==> inputs of wip/violet <==
## Datapath
module Datapath(
    input clk,
    input rst,
    input [15:0] gpio_in,
    output [15:0] gpio_out,
    output [15:0] imem_addr,
    input  [15:0] imem_rdata,
    output        dmem_en,
    output        dmem_we,
    output [15:0] dmem_addr,
    output [15:0] dmem_wdata,
    input  [15:0] dmem_rdata
);
clock: 15.8 ns
lec_check: 0
abc_area: 1
cap_margin: 10
cell_pad_in_sites_global_placement: 0
core_margin: 2
core_utilization: 71
gpl_routability_driven: 1
min_routing_layer: met1
setup_slack_margin: -1.07
slew_margin: 30
run.sh (not shown) runs the stock make flow with config.mk's settings and CLKGATE_MAP_FILE=.
==> wip/onyx (differences from wip/violet) <==
==> flow/config.mk (replaced) <==
export PLATFORM = sky130hd
export DESIGN_NAME = Datapath
export DESIGN_NICKNAME = Datapath
export VERILOG_FILES = /design/flow/design.v
export SDC_FILE = /design/flow/constraint.sdc
export NUM_CORES = 4
export LEC_CHECK = 0
export ABC_AREA = 1
export CAP_MARGIN = 20
export CORE_MARGIN = 2
export CORE_UTILIZATION = 58
export CTS_CLUSTER_DIAMETER = 250
export MAX_ROUTING_LAYER = met4
export SLEW_MARGIN = 20
==> flow/constraint.sdc (replaced) <==
create_clock -name core_clock -period 24.2 [get_ports {clk}]
set_input_delay 4.8400 -clock core_clock [delete_from_list [all_inputs] [get_ports {clk}]]
set_output_delay 4.8400 -clock core_clock [all_outputs]
set_load 0.01 [all_outputs]
==> results <==
- wip/onyx never finished: it broke off in 5_1_grt, error GRT-0116. wip/violet died in 4_1_cts.
- In area after synthesis, wip/violet and wip/onyx do not differ.
- Between wip/violet and wip/onyx, the lower die size is in wip/violet (gap 18%, measured against wip/onyx).
- Synthesized cell count is the same in wip/violet and wip/onyx.
==> figures <==
| metric | wip/violet | wip/onyx |
|---|---|---|
| Status | aborted with a tool error | aborted with a tool error |
| Stage where the flow stopped | 4_1_cts | 5_1_grt |
| Floorplan Core Area | 38500 um2 | 46700 um2 |
| Post-DP HPWL | 88900 um | 86800 um |
| Instance count after placement with tap cells included | 5154 | 5287 |
| Total die area | 40300 um2 | 49100 um2 |
| Sequential cell area fraction in the yosys report | 24.8% | 24.8% |
| Number of cell rows | 72 | 79 |
| Post-synth area from yosys stat | 27500 um2 | 27500 um2 |
| Vertical die size | 201 um | 222 um |
| Distinct cell type count of the synthesized netlist | 65 | 65 |
| Floorplan utilization | 71.4% | 58.9% |
| Placer congestion estimate | 1.14 | 1.05 |
| Netlist area before placement | 27500 um2 | 27500 um2 |
| Dominant register cell | sky130_fd_sc_hd__dfrtp_1 | sky130_fd_sc_hd__dfrtp_1 |
| DP Worst Slack | -17.82 ns | -10.33 ns |
| Simple-gate share of the synthesized area | 28.5% | 28.5% |
| Cell count in the Yosys report | 3864 | 3864 |
| Placement Cell Area | 35100 um2 | 35600 um2 |
| Die Span X | 201 um | 222 um |

* * *

==> v21: inputs <==
==> flow/design.v <==
`timescale 1ns / 1ps
module PC(
    input clk,                  
    input rst,                  
    input load,                 
    input [15:0] data,          
    output reg [15:0] count     
);
    always @(posedge clk or posedge rst) begin
        if (rst) begin
            count <= 16'b0;     
        end else if (load) begin
            count <= data;      
        end else begin
            count <= count + 1;  
        end
    end
endmodule
module ControlUnit (
    input [3:0] opcode,       
    output reg mem_read,      
    output reg mem_write,     
    output reg reg_write,     
    output reg [3:0] alu_op,  
    output reg pc_write,      
    output reg branch_eq,     
    output reg branch_ne,     
    output reg imm_load       
);
    always @(*) begin
        mem_read = 0;
        mem_write = 0;
        reg_write = 0;
        alu_op = 4'b0000;
        pc_write = 0;
        branch_eq = 0;
        branch_ne = 0;
        imm_load = 0;
        case (opcode)
            4'b0000: begin  
                alu_op = 4'b0000;  
                reg_write = 1;
            end
            4'b0001: begin  
                alu_op = 4'b0001;  
                reg_write = 1;
            end
            4'b0010: begin  
                alu_op = 4'b0010;  
                reg_write = 1;
            end
            4'b0011: begin  
                alu_op = 4'b0011;  
                reg_write = 1;
            end
            4'b0100: begin  
                alu_op = 4'b0100;  
                reg_write = 1;
            end
            4'b0101: begin  
                alu_op = 4'b0101;  
                reg_write = 1;
            end
            4'b0110: begin  
                alu_op = 4'b0110;  
                reg_write = 1;
            end
            4'b0111: begin  
                alu_op = 4'b0111;  
                reg_write = 1;
            end
            4'b1000: begin  
                alu_op = 4'b1000;  
                mem_read = 1;
                reg_write = 1;
            end
            4'b1001: begin  
                alu_op = 4'b1001;  
                mem_write = 1;
            end
            4'b1010: begin  
                alu_op = 4'b1010;  
                reg_write = 1;
            end
            4'b1011: begin  
                imm_load = 1;
                reg_write = 1;
            end
            4'b1100: begin  
                alu_op = 4'b1100;  
                pc_write = 1;
            end
            4'b1101: begin  
                alu_op = 4'b1101;  
                branch_eq = 1;
            end
            4'b1110: begin  
                alu_op = 4'b1110;  
                branch_ne = 1;
            end
            4'b1111: begin  
            end
            default: begin
                alu_op = 4'b0000;
            end
        endcase
        if (mem_write) begin
            pc_write = 0;  
        end
        if (mem_read) begin
            pc_write = 0;  
        end
    end
endmodule
`timescale 1ns / 1ps
module RegisterFile(
    input clk,                      
    input rst,                      
    input [3:0] read_addr1,         
    input [3:0] read_addr2,         
    input [3:0] write_addr,         
    input [15:0] write_data,        
    input write_enable,             
    output reg [15:0] read_data1,   
    output reg [15:0] read_data2    
);
    reg [15:0] registers [0:15];
    always @(*) begin
        read_data1 = registers[read_addr1];
        read_data2 = registers[read_addr2];
    end
    always @(posedge clk or posedge rst) begin
        if (rst) begin
         integer i;
            for (i = 0; i < 16; i = i + 1) begin
                registers[i] <= 16'b0;
            end
        end else if (write_enable) begin
            registers[write_addr] <= write_data;
        end
    end
endmodule
`timescale 1ns / 1ps
module alu(
    input clk,                
    input rst,                
    input load,               
    input en,                 
    input wr_en,              
    input [3:0] OPsel,        
    input [15:0] A,           
    input [15:0] B,           
    output reg [15:0] result,  
    output reg Z,             
    output reg N,             
    output reg C,             
    output reg V,             
    output [15:0] pc_out,     
    output [15:0] mem_data,   
    output        mem_en,      
    output        mem_wr_en,   
    output [15:0] mem_addr,    
    output [15:0] mem_wr_data, 
    input  [15:0] mem_rd_data  
);
    reg pc_load;  
    PC pc_inst(
        .clk(clk),
        .rst(rst),
        .load(pc_load),
        .data(B),        
        .count(pc_out)   
    );
    reg [15:0] wr_data;  
    assign mem_en      = en;
    assign mem_wr_en   = wr_en;
    assign mem_addr    = B;        
    assign mem_wr_data = wr_data;
    assign mem_data    = mem_rd_data;  
    always @(*) begin
        result = 16'b0;
        wr_data = A;
        pc_load = 0;
        Z = 0;
        N = 0;
        C = 0;
        V = 0;
        case (OPsel)
            4'b0000: begin  
                {C, result} = A + B;                 
                V = (~A[15] & ~B[15] & result[15]) | (A[15] & B[15] & ~result[15]);  
            end
            4'b0001: begin  
                {C, result} = A - B;                 
                V = (A[15] & ~B[15] & ~result[15]) | (~A[15] & B[15] & result[15]);  
            end
            4'b0010: result = A * B;                 
            4'b0011: result = (B != 0) ? A / B : 16'b0;  
            4'b0100: result = A & B;                 
            4'b0101: result = A | B;                 
            4'b0110: result = A ^ B;                 
            4'b0111: result = ~A;                    
            4'b1000: result = mem_data;              
            4'b1001: wr_data = A;                    
            4'b1100: begin                           
                pc_load = 1;                         
            end
            4'b1101: begin                           
                if (!Z)
                    pc_load = 1;                     
            end
            4'b1110: begin                           
                if (Z)
                    pc_load = 1;                     
            end
            4'b1111: ;                               
            default: result = 16'b0;                 
        endcase
        Z = (result == 16'b0) ? 1'b1 : 1'b0;   
        N = result[15];                        
    end
endmodule
`timescale 1ns / 1ps
module Datapath(
    input clk,
    input rst,
    input [15:0] gpio_in,
    output [15:0] gpio_out,
    output [15:0] imem_addr,
    input  [15:0] imem_rdata,
    output        dmem_en,
    output        dmem_we,
    output [15:0] dmem_addr,
    output [15:0] dmem_wdata,
    input  [15:0] dmem_rdata
);
    wire [15:0] instruction;
    wire [3:0] opcode;
    wire [3:0] rs1, rs2, rd;
    wire [15:0] imm;
    wire [15:0] A, B;
    wire [15:0] alu_result;
    wire [15:0] mem_data;
    wire [15:0] pc_out;
    wire mem_read, mem_write, reg_write, pc_write, branch_eq, branch_ne, imm_load;
    wire [3:0] alu_op;
    PC pc_inst (
        .clk(clk),
        .rst(rst),
        .load(pc_write),
        .data(alu_result),    
        .count(pc_out)
    );
    assign imem_addr = pc_out;
    assign instruction = imem_rdata;
    assign opcode = instruction[15:12];
    assign rs1 = instruction[11:8];
    assign rs2 = instruction[7:4];
    assign rd = instruction[3:0];
    assign imm = instruction[7:0];  
    ControlUnit cu (
        .opcode(opcode),
        .mem_read(mem_read),
        .mem_write(mem_write),
        .reg_write(reg_write),
        .alu_op(alu_op),
        .pc_write(pc_write),
        .branch_eq(branch_eq),
        .branch_ne(branch_ne),
        .imm_load(imm_load)
    );
    RegisterFile rf (
        .clk(clk),
        .rst(rst),
        .read_addr1(rs1),
        .read_addr2(rs2),
        .write_addr(rd),
        .write_data(alu_result),    
        .write_enable(reg_write),
        .read_data1(A),
        .read_data2(B)
    );
    alu alu_inst (
        .clk(clk),
        .rst(rst),
        .load(pc_write),
        .en(mem_read | mem_write),
        .wr_en(mem_write),
        .OPsel(alu_op),
        .A(A),
        .B(B),
        .result(alu_result),
        .Z(),
        .N(),
        .C(),
        .V(),
        .pc_out(),      
        .mem_data(mem_data),
        .mem_en(dmem_en),
        .mem_wr_en(dmem_we),
        .mem_addr(dmem_addr),
        .mem_wr_data(dmem_wdata),
        .mem_rd_data(dmem_rdata)
    );
    assign gpio_out = A;   
endmodule
==> flow/run.sh <==
#!/bin/bash
# the make line also repeats each setting of config.mk as NAME=value (left out here)
make -C /OpenROAD-flow-scripts/flow DESIGN_CONFIG=/design/flow/config.mk WORK_HOME=/design/flow/orfs CLKGATE_MAP_FILE= finish
==> flow/config.mk <==
export PLATFORM = sky130hd
export DESIGN_NAME = Datapath
export DESIGN_NICKNAME = Datapath
export VERILOG_FILES = /design/flow/design.v
export SDC_FILE = /design/flow/constraint.sdc
export NUM_CORES = 4
export LEC_CHECK = 0
export ABC_AREA = 1
export CAP_MARGIN = 20
export CORE_MARGIN = 2
export CORE_UTILIZATION = 65
export CTS_CLUSTER_DIAMETER = 362
export CTS_CLUSTER_SIZE = 100
export PLACE_DENSITY = 0.35
export SETUP_SLACK_MARGIN = 2.47
export SLEW_MARGIN = 20
export TNS_END_PERCENT = 5
==> flow/constraint.sdc <==
create_clock -name core_clock -period 24.0 [get_ports {clk}]
set_input_delay 4.8000 -clock core_clock [delete_from_list [all_inputs] [get_ports {clk}]]
set_output_delay 4.8000 -clock core_clock [all_outputs]
set_load 0.01 [all_outputs]
==> v38: changes against v21 <==
==> flow/config.mk (replaced) <==
export PLATFORM = sky130hd
export DESIGN_NAME = Datapath
export DESIGN_NICKNAME = Datapath
export VERILOG_FILES = /design/flow/design.v
export SDC_FILE = /design/flow/constraint.sdc
export NUM_CORES = 4
export LEC_CHECK = 0
export CAP_MARGIN = 20
export CORE_MARGIN = 2
export CORE_UTILIZATION = 40
export CTS_CLUSTER_SIZE = 74
export GPL_TIMING_DRIVEN = 0
export PLACE_DENSITY_LB_ADDON = 0.24
export SLEW_MARGIN = 20
==> flow/constraint.sdc (replaced) <==
create_clock -name core_clock -period 45.0 [get_ports {clk}]
set_input_delay 9.0000 -clock core_clock [delete_from_list [all_inputs] [get_ports {clk}]]
set_output_delay 9.0000 -clock core_clock [all_outputs]
set_load 0.01 [all_outputs]
==> v28: changes against v21 <==
==> flow/config.mk (replaced) <==
export PLATFORM = sky130hd
export DESIGN_NAME = Datapath
export DESIGN_NICKNAME = Datapath
export VERILOG_FILES = /design/flow/design.v
export SDC_FILE = /design/flow/constraint.sdc
export NUM_CORES = 4
export LEC_CHECK = 0
export ABC_AREA = 1
export CAP_MARGIN = 15
export CORE_MARGIN = 2
export CORE_UTILIZATION = 40
export CTS_CLUSTER_DIAMETER = 65
export CTS_CLUSTER_SIZE = 74
export GPL_TIMING_DRIVEN = 1
export MIN_ROUTING_LAYER = met2
export PLACE_DENSITY_LB_ADDON = 0.24
export SLEW_MARGIN = 20
export TNS_END_PERCENT = 40
==> flow/constraint.sdc (replaced) <==
create_clock -name core_clock -period 60.7 [get_ports {clk}]
set_input_delay 12.1400 -clock core_clock [delete_from_list [all_inputs] [get_ports {clk}]]
set_output_delay 12.1400 -clock core_clock [all_outputs]
set_load 0.01 [all_outputs]
==> deck_impl_summary.md <==
Implementation Results

Placement
  – Port bufs: 94
  – Placed instance area: 30600 um2

Yosys
  – Post-synthesis cell count from yosys: 3449
  – Post-synth top cells: nand2_1, o21ai_0, nor2_1
  – Seq share, synth: 0.241
  – Simple-gate share of the synthesized area: 0.192

Run status
  – Outcome: timing/DRC/antenna clean

Floorplanning
  – Placeable core area: 70000 um2
  – Chip Footprint: 72900 um2

Clock network
  – Number of buffers inserted by post-CTS setup repair: 11
  – PostCTS Resize Cnt: 56
(the above is from v38)
==> deck_impl_summary.md <==
Implementation Results

Clock network
  – Number of buffers inserted by post-CTS setup repair: 0
  – PostCTS Resize Cnt: 0
  – Number of CTS-inserted buffers: 22
  – CTS hold repair buffers: 0

Yosys
  – Async set-or-reset flop fraction in the synthesized netlist: 1.00
  – Simple-gate share of the synthesized area: 0.285
  – XOR/XNOR share of the synthesized area: 0.0382
  – Post-synth top cells: nand2_1, inv_1, nor2_1
  – Post-synthesis cell count from yosys: 3864
  – Seq share, synth: 0.248
  – Synthesis-stage register bit count: 272

Run status
  – Outcome: timing/DRC/antenna clean

Route
  – Average vias per placed instance: 7.65

Placement
  – Port bufs: 99
  – Placed instance area: 29800 um2

Floorplanning
  – Chip Footprint: 70800 um2
  – Placeable core area: 68300 um2

Global routing
  – Global route overflow: 0
(the above is from v28)
==> deck_impl_summary.md <==
Physical Implementation Snapshot

Run status
  – Outcome: aborted with a tool error
  – Last stage reached: global routing
  – First Err: [ERROR GRT-0116] Global routing finished with congestion. Check the congestion regions in the DRC Viewer.

Placement
  – Port bufs: 99
  – Placed instance area: 35100 um2
  – Minimum setup slack after placement: -10560 ps

Yosys
  – Post-synthesis cell count from yosys: 3864
  – Dominant combinational family: simple AND/OR/NAND/NOR gates
  – Simple-gate share of the synthesized area: 0.285
  – Post-synth top cells: nand2_1, inv_1, nor2_1
  – Number of instances in the synthesized netlist: 3864
  – Seq share, synth: 0.248

Floorplanning
  – # rows: 75
  – Chip Footprint: 43900 um2
  – Placeable core area: 41900 um2
  – Vertical extent of the die: 210 um

Clock network
  – Number of buffers inserted by post-CTS setup repair: 203
  – PostCTS Resize Cnt: 137

Global routing
  – Fraction of met1 tracks used by global routing: 0.755
(the above is from v21)
